Design FM_demodulator, start of the top module:
module FM_demodulator
          (
           clk,
           reset,
           clk_enable,
           inp_I,
           inp_Q,
           out_fm
          );
  input   clk;
  input   reset;
  input   clk_enable;
  input   signed [38:0] inp_I;   
  input   signed [38:0] inp_Q;   
  output  [12:0] out_fm;   
  wire enb;
  reg signed [38:0] Delay1_out1;   
  reg signed [38:0] Delay2_out1;   
  reg signed [38:0] Delay4_out1;   
  wire signed [31:0] Sum4_sub_cast;   
  wire signed [31:0] Sum4_sub_cast_1;   
  wire signed [31:0] Sum4_sub_temp;   
  wire signed [29:0] Sum4_out1;   
  wire signed [68:0] Product_mul_temp;   
  wire signed [32:0] Product_out1;   
  reg signed [38:0] Delay3_out1;   
  wire signed [30:0] Sum3_sub_cast;   
  wire signed [30:0] Sum3_sub_cast_1;   
  wire signed [30:0] Sum3_sub_temp;   
  wire signed [28:0] Sum3_out1;   
  wire signed [67:0] Product2_mul_temp;   
  wire signed [32:0] Product2_out1;   
  wire signed [31:0] Sum5_sub_cast;   
  wire signed [31:0] Sum5_sub_cast_1;   
  wire signed [31:0] Sum5_sub_temp;   
  wire [12:0] OUTPUT_rsvd;   
  reg [12:0] OUTPUT_rsvdreg;
  assign enb = clk_enable;
  always @(posedge clk or posedge reset)
    begin : Delay1_process
      if (reset == 1'b1) begin
        Delay1_out1 <= 39'sh0000000000;
      end
      else begin
        if (enb) begin
          Delay1_out1 <= inp_I;
        end
      end
    end
  always @(posedge clk or posedge reset)
    begin : Delay2_process
      if (reset == 1'b1) begin
        Delay2_out1 <= 39'sh0000000000;
      end
      else begin
        if (enb) begin
          Delay2_out1 <= inp_Q;
        end
      end
    end
  always @(posedge clk or posedge reset)
    begin : Delay4_process
      if (reset == 1'b1) begin
        Delay4_out1 <= 39'sh0000000000;
      end
      else begin
        if (enb) begin
          Delay4_out1 <= Delay2_out1;
        end
      end
    end
  assign Sum4_sub_cast = inp_Q[38:7];
  assign Sum4_sub_cast_1 = Delay4_out1[38:7];
  assign Sum4_sub_temp = Sum4_sub_cast - Sum4_sub_cast_1;
  assign Sum4_out1 = Sum4_sub_temp[29:0];
  ...
export LEC_CHECK = 0
export CAP_MARGIN = 15
export CORE_MARGIN = 2
export CORE_UTILIZATION = 72
export CTS_CLUSTER_DIAMETER = 207
export MAX_ROUTING_LAYER = met4
export SETUP_SLACK_MARGIN = -1.14
export SLEW_MARGIN = 20
create_clock -name core_clock -period 12.2 [get_ports {clk}]
run.sh (not shown) runs the stock make flow with config.mk's settings and CLKGATE_MAP_FILE=.
The starting point finished but fails on negative setup slack.
Rerun with:
- CAP_MARGIN: 15 -> 20
- CORE_UTILIZATION: 72 -> 40
- CTS_CLUSTER_DIAMETER: 207 -> default
- MAX_ROUTING_LAYER: met4 -> default
- SETUP_SLACK_MARGIN: -1.14 -> default
- clock period: 12.2 -> 21.1 ns (I/O delays scaled with it)
Outcome:
- The new run ran to the end with no violations
- via count goes down by 7.1%
- critical path depth rises by 3
- final area is lower by about 7%
- clock-buffer cell count went down by 10
- setup slack improves by 3.8 ns
- core utilization drops by 40 points
- cell count rose by about 4%
- area after synthesis does not change
Rerun with:
- CAP_MARGIN: 20 -> 15
- CORE_UTILIZATION: 40 -> 72
- CTS_CLUSTER_DIAMETER: default -> 215
- CTS_CLUSTER_SIZE: default -> 34
- clock period: 21.1 -> 12.9 ns (I/O delays scaled with it)
Effect: The changed run finished with negative setup slack left. Final cell count went down by 4.6%. Worst hold slack is better by 0.0066 ns. Design area is higher by 6.5%. Core utilization went up by 39 points. Flip-flop count is unchanged.
Rerun with:
- CTS_CLUSTER_DIAMETER: 215 -> 207
- CTS_CLUSTER_SIZE: 34 -> default
- MAX_ROUTING_LAYER: default -> met4
- SETUP_SLACK_MARGIN: default -> 3.2
- clock period: 12.9 -> 12.4 ns (I/O delays scaled with it)
The changed run produced a layout that fails on negative setup slack.
Final area rose by 1.2%.
Setup slack gets worse by 0.52 ns.
Hold slack gets better by 0.021 ns.

* * *

The RTL this note starts from:
==> flow/design.v <==
`timescale 1 ns / 1 ns
module FM_demodulator
          (
           clk,
           reset,
           clk_enable,
           inp_I,
           inp_Q,
           out_fm
          );
  input   clk;
  input   reset;
  input   clk_enable;
  input   signed [38:0] inp_I;   
  input   signed [38:0] inp_Q;   
  output  [12:0] out_fm;   
  wire enb;
  reg signed [38:0] Delay1_out1;   
  reg signed [38:0] Delay2_out1;   
  reg signed [38:0] Delay4_out1;   
  wire signed [31:0] Sum4_sub_cast;   
  wire signed [31:0] Sum4_sub_cast_1;   
  wire signed [31:0] Sum4_sub_temp;   
  wire signed [29:0] Sum4_out1;   
  wire signed [68:0] Product_mul_temp;   
  wire signed [32:0] Product_out1;   
  reg signed [38:0] Delay3_out1;   
  wire signed [30:0] Sum3_sub_cast;   
  wire signed [30:0] Sum3_sub_cast_1;   
  wire signed [30:0] Sum3_sub_temp;   
  wire signed [28:0] Sum3_out1;   
  wire signed [67:0] Product2_mul_temp;   
  wire signed [32:0] Product2_out1;   
  wire signed [31:0] Sum5_sub_cast;   
  wire signed [31:0] Sum5_sub_cast_1;   
  wire signed [31:0] Sum5_sub_temp;   
  wire [12:0] OUTPUT_rsvd;   
  reg [12:0] OUTPUT_rsvdreg;
  assign enb = clk_enable;
  always @(posedge clk or posedge reset)
    begin : Delay1_process
      if (reset == 1'b1) begin
        Delay1_out1 <= 39'sh0000000000;
      end
      else begin
        if (enb) begin
          Delay1_out1 <= inp_I;
        end
      end
    end
  always @(posedge clk or posedge reset)
    begin : Delay2_process
      if (reset == 1'b1) begin
        Delay2_out1 <= 39'sh0000000000;
      end
      else begin
        if (enb) begin
          Delay2_out1 <= inp_Q;
        end
      end
    end
  always @(posedge clk or posedge reset)
    begin : Delay4_process
      if (reset == 1'b1) begin
        Delay4_out1 <= 39'sh0000000000;
      end
      else begin
        if (enb) begin
          Delay4_out1 <= Delay2_out1;
        end
      end
    end
  assign Sum4_sub_cast = inp_Q[38:7];
  assign Sum4_sub_cast_1 = Delay4_out1[38:7];
  assign Sum4_sub_temp = Sum4_sub_cast - Sum4_sub_cast_1;
  assign Sum4_out1 = Sum4_sub_temp[29:0];
  assign Product_mul_temp = Delay1_out1 * Sum4_out1;
  assign Product_out1 = Product_mul_temp[66:34];
  always @(posedge clk or posedge reset)
    begin : Delay3_process
      if (reset == 1'b1) begin
        Delay3_out1 <= 39'sh0000000000;
      end
      else begin
        if (enb) begin
          Delay3_out1 <= Delay1_out1;
        end
      end
    end
  assign Sum3_sub_cast = inp_I[38:8];
  assign Sum3_sub_cast_1 = Delay3_out1[38:8];
  assign Sum3_sub_temp = Sum3_sub_cast - Sum3_sub_cast_1;
  assign Sum3_out1 = Sum3_sub_temp[28:0];
  assign Product2_mul_temp = Sum3_out1 * Delay2_out1;
  assign Product2_out1 = Product2_mul_temp[65:33];
  assign Sum5_sub_cast = {Product_out1[32], Product_out1[32:2]};
  assign Sum5_sub_cast_1 = {Product2_out1[32], Product2_out1[32:2]};
  assign Sum5_sub_temp = Sum5_sub_cast - Sum5_sub_cast_1;
  assign OUTPUT_rsvd = Sum5_sub_temp[29:17];
always @(posedge clk)
    begin : OUTPUT_rsvdreg_process    
        if (enb) begin
          OUTPUT_rsvdreg <= OUTPUT_rsvd;
       end
    end
  assign out_fm = OUTPUT_rsvdreg;
endmodule   
clock: 12.9 ns
lec_check: 0
cap_margin: 20
cell_pad_in_sites_detail_placement: 0
core_aspect_ratio: 0.74
core_margin: 2
core_utilization: 63
cts_cluster_diameter: 151
cts_cluster_size: 100
gpl_timing_driven: 1
max_routing_layer: met4
setup_slack_margin: 3.73
slew_margin: 10
tns_end_percent: 20
The baseline finished with setup timing left.
Next try:
Settings changed: CAP_MARGIN 20 to 15, CELL_PAD_IN_SITES_DETAIL_PLACEMENT 0 to not set, CORE_ASPECT_RATIO 0.74 to not set, CORE_UTILIZATION 63 to 72, CTS_CLUSTER_DIAMETER 151 to 215, CTS_CLUSTER_SIZE 100 to 34, GPL_TIMING_DRIVEN 1 to not set, MAX_ROUTING_LAYER met4 to not set, PLACE_DENSITY set to 0.35, SETUP_SLACK_MARGIN 3.73 to 3.4, SLEW_MARGIN 10 to 20, TNS_END_PERCENT 20 to not set.
=> The new run completed, yet does not pass: setup timing; critical path depth came out higher by 4; die size came out lower by roughly a tenth; cell count came out lower slightly; design area came out higher slightly.
Next try:
Settings changed: CAP_MARGIN 15 to 20, CORE_UTILIZATION 72 to 63, CTS_CLUSTER_DIAMETER 215 to not set, CTS_CLUSTER_SIZE 34 to not set, PLACE_DENSITY 0.35 to not set, SETUP_SLACK_MARGIN 3.4 to not set.
Clock period 12.9 ns to 24.5 ns, I/O delays scaled along.
What happened: With this change the flow completed with no timing, DRC or antenna violations. Worst setup slack improves by 5900 ps. Global-route usage falls by 4.8 points. Routed wire length increases by 1.1%. Via count goes down by 5.7%. Die size came out higher by 14%. Synthesized cell count is unchanged. Hold slack got worse by 13 ps. Cell count came out lower by 4.8%. First-iteration DRC count went down by 6.0%.
Next try:
Settings changed: ABC_AREA set to 1, CORE_UTILIZATION 63 to 72, CTS_CLUSTER_DIAMETER set to 301, CTS_CLUSTER_SIZE set to 99, TNS_END_PERCENT set to 15.
Clock period 24.5 ns to 16.3 ns, I/O delays scaled along.
Effect:
- non-clock buffer count came out higher by 34
- sequential share of layout area came out lower by 0.13 points
- clock-buffer cell count came out higher by 3
- global-route usage came out higher by 15 points
- cell count came out higher by 11%
- die size came out lower by 9.6%
- core utilization came out higher by 9.2 points
Next try:
Settings changed: CORE_ASPECT_RATIO set to 0.5, CTS_CLUSTER_DIAMETER 301 to 338, SETUP_SLACK_MARGIN set to -1.16, TNS_END_PERCENT 15 to not set.
Clock period 16.3 ns to 11.7 ns, I/O delays scaled along.
Effect: Now the flow finished but failed the layout checks on setup timing; utilization grows by 7.6 points; cell area grows by 10%; setup slack got worse by 1900 ps; non-clock buffer count grows by 1029; synthesized cell count stays the same; die size stays flat; synthesized area is unchanged; first-iteration DRC count shrinks by 5.2%; routed wire length grows by 4.3%; cell count grows by 8.6%; clock-buffer cell count shrinks by 2.
Next try:
Settings changed: ABC_AREA 1 to not set, CORE_ASPECT_RATIO 0.5 to not set, CORE_UTILIZATION 72 to 26, CTS_CLUSTER_DIAMETER 338 to not set, CTS_CLUSTER_SIZE 99 to not set, SETUP_SLACK_MARGIN -1.16 to not set.
Clock period 11.7 ns to 21.1 ns, I/O delays scaled along.
The new run went through all stages and came out clean. Critical path depth is higher by 14. Setup slack is better by 2800 ps. Global-route usage is lower by 38 points. Design area is lower by 8.4%. Via count is lower by 23%. Non-clock buffer count is lower by 1057. Sequential cell count is unchanged.

* * *

Starts from the design.v that is shown in full above.
==> flow/config.mk <==
export PLATFORM = sky130hd
export DESIGN_NAME = FM_demodulator
export DESIGN_NICKNAME = FM_demodulator
export VERILOG_FILES = /design/flow/design.v
export SDC_FILE = /design/flow/constraint.sdc
export NUM_CORES = 4
export LEC_CHECK = 0
export CAP_MARGIN = 15
export CORE_MARGIN = 2
export CORE_UTILIZATION = 72
export CTS_CLUSTER_DIAMETER = 215
export CTS_CLUSTER_SIZE = 34
export SETUP_SLACK_MARGIN = -0.54
export SLEW_MARGIN = 20
==> flow/constraint.sdc <==
create_clock -name core_clock -period 12.7 [get_ports {clk}]
set_input_delay 2.5400 -clock core_clock [delete_from_list [all_inputs] [get_ports {clk}]]
set_output_delay 2.5400 -clock core_clock [all_outputs]
set_load 0.01 [all_outputs]
The first run reached the layout checks and failed them: setup timing.
Rerun with:
Settings changed: CTS_CLUSTER_DIAMETER 215 to 207, CTS_CLUSTER_SIZE 34 to default, MAX_ROUTING_LAYER from default to met4, SETUP_SLACK_MARGIN -0.54 to default.
Clock period 12.7 ns to 12.6 ns, I/O delays scaled along.
The changed run finished with setup timing left. Routed wire length goes up by 1.2%. Register-to-register slack loses 0.09 ns. Area after synthesis stays the same. Final area stays flat. Global-route usage goes up by 1.8 points. Sequential cell count is unchanged. Setup slack gains 0.014 ns. Via count hardly moves. Die size stays the same.
Rerun with:
Settings changed: CAP_MARGIN 15 to 20, CORE_UTILIZATION 72 to 40, CTS_CLUSTER_DIAMETER 207 to default, MAX_ROUTING_LAYER met4 to default.
Clock period 12.6 ns to 23.5 ns, I/O delays scaled along.
=> With this change the flow ran to the end with no violations; synthesized area stays the same; global-route usage came out lower by 19 points; cell area came out lower by a few percent; clock-buffer cell count came out lower by 12; non-clock buffer count came out lower by 756.
Rerun with:
Settings changed: CORE_UTILIZATION 40 to 72, CTS_CLUSTER_DIAMETER from default to 397, PLACE_DENSITY from default to 0.42.
Clock period 23.5 ns to 11.7 ns, I/O delays scaled along.
=> Now the flow ran to the end with violations: setup timing; design area went up by about 8%; area after synthesis does not change; wire length went down by 6.7%.
Rerun with:
Settings changed: CORE_UTILIZATION 72 to 65, CTS_CLUSTER_DIAMETER 397 to default, PLACE_DENSITY 0.42 to default.
Clock period 11.7 ns to 16.9 ns, I/O delays scaled along.
After rerunning: Now the flow finished clean; utilization shrinks by 12 points; final cell count shrinks slightly; via count shrinks by a few percent; critical path depth grows by 5; synthesized area stays the same; setup slack improves by 3.4 ns.
Rerun with:
Settings changed: ABC_AREA from default to 1, CORE_UTILIZATION 65 to 63, PLACE_DENSITY from default to 0.38.
Clock period 16.9 ns to 13.4 ns, I/O delays scaled along.
What happened:
- global-route usage rises by 5.7 points
- die size rises by a few percent
- register-to-register slack gets worse by 0.86 ns
- worst setup slack gets worse by 0.24 ns
- routed wire length rises by a quarter to a third
- worst hold slack gets better by 0.0087 ns
- design area rises by a few percent
- clock-buffer cell count rises by 1

* * *

## run A
Starts from the design.v that is shown in full above.
Settings: LEC_CHECK=0, ABC_AREA=1, CAP_MARGIN=20, CELL_PAD_IN_SITES_DETAIL_PLACEMENT=0, CELL_PAD_IN_SITES_GLOBAL_PLACEMENT=3, CORE_ASPECT_RATIO=0.74, CORE_MARGIN=7, CORE_UTILIZATION=36, CTS_CLUSTER_DIAMETER=151, CTS_CLUSTER_SIZE=49, GPL_ROUTABILITY_DRIVEN=0, GPL_TIMING_DRIVEN=1, HOLD_SLACK_MARGIN=0.04, MAX_ROUTING_LAYER=met4, MIN_ROUTING_LAYER=met2, PLACE_DENSITY_LB_ADDON=0.19, SETUP_SLACK_MARGIN=3.73, SLEW_MARGIN=30, TNS_END_PERCENT=90; clock period 12.9 ns.
global routing (5_1_grt): run A exited with error
## Diff of input files: run B against run A
- clearing CELL_PAD_IN_SITES_GLOBAL_PLACEMENT, which used to be 3
- clearing ABC_AREA, which used to be 1
- putting PLACE_DENSITY at 0.4 where nothing was set
- swapping 49 for 34 in CTS_CLUSTER_SIZE
- swapping 36 for 72 in CORE_UTILIZATION
- clearing GPL_ROUTABILITY_DRIVEN, which used to be 0
- swapping 20 for 15 in CAP_MARGIN
- clearing CORE_ASPECT_RATIO, which used to be 0.74
- swapping 30 for 20 in SLEW_MARGIN
- clearing TNS_END_PERCENT, which used to be 90
- clearing CELL_PAD_IN_SITES_DETAIL_PLACEMENT, which used to be 0
- swapping 151 for 215 in CTS_CLUSTER_DIAMETER
- clearing GPL_TIMING_DRIVEN, which used to be 1
- clearing MAX_ROUTING_LAYER, which used to be met4
- swapping 7 for 2 in CORE_MARGIN
- clearing PLACE_DENSITY_LB_ADDON, which used to be 0.19
- clearing SETUP_SLACK_MARGIN, which used to be 3.73
- swapping 0.04 for 0.3 in HOLD_SLACK_MARGIN
- clearing MIN_ROUTING_LAYER, which used to be met2
--- outcome ---
Complete run, failing final checks: run B, reason setup timing.
Between run B and run A, it is run B whose post-synthesis net count is lower, by 1272.
Compared with run A, in run B cell area after placement fell by about 8%; area after synthesis decreased about 3%.
On run B: horizontal die dimension is 41% lower than what run A gave.
Area figure in the yosys stat output on run B is down relative to run A.
Synthesized cell count (run B vs. run A) decreases by more than 10%
Note that the count of distinct cell types in the synthesized netlist recorded for run A amounts to 0.923 times the value seen in run B.
For run C, these inputs were changed with respect to run B:
- clearing HOLD_SLACK_MARGIN, which used to be 0.3
- swapping 34 for 98 in CTS_CLUSTER_SIZE
- putting CORE_ASPECT_RATIO at 0.74 where nothing was set
- clearing PLACE_DENSITY, which used to be 0.4
- swapping 20 for 10 in SLEW_MARGIN
- putting CELL_PAD_IN_SITES_DETAIL_PLACEMENT at 0 where nothing was set
- putting GPL_TIMING_DRIVEN at 1 where nothing was set
- swapping 72 for 47 in CORE_UTILIZATION
- swapping 215 for 151 in CTS_CLUSTER_DIAMETER
- swapping 15 for 20 in CAP_MARGIN
- putting SETUP_SLACK_MARGIN at 3.73 where nothing was set
- putting TNS_END_PERCENT at 5 where nothing was set
- putting MAX_ROUTING_LAYER at met4 where nothing was set
- putting ABC_AREA at 1 where nothing was set
==> results <==
- Run C finished all stages; the layout is clean.
- Run C — actual transition at the worst max-transition pin 0.073 ns higher, run B as reference
- Routed wire length (run C over run B): increase, 41%
- The worst hold slack reported for run C is smaller than that of run B by 0.024 ns.
- Looking at least setup slack across all paths after layout, run C sits 1.98 ns higher than run B does.
- In the flow results for run B and run C, the summed instance area of the synthesized netlist is smaller on run B.
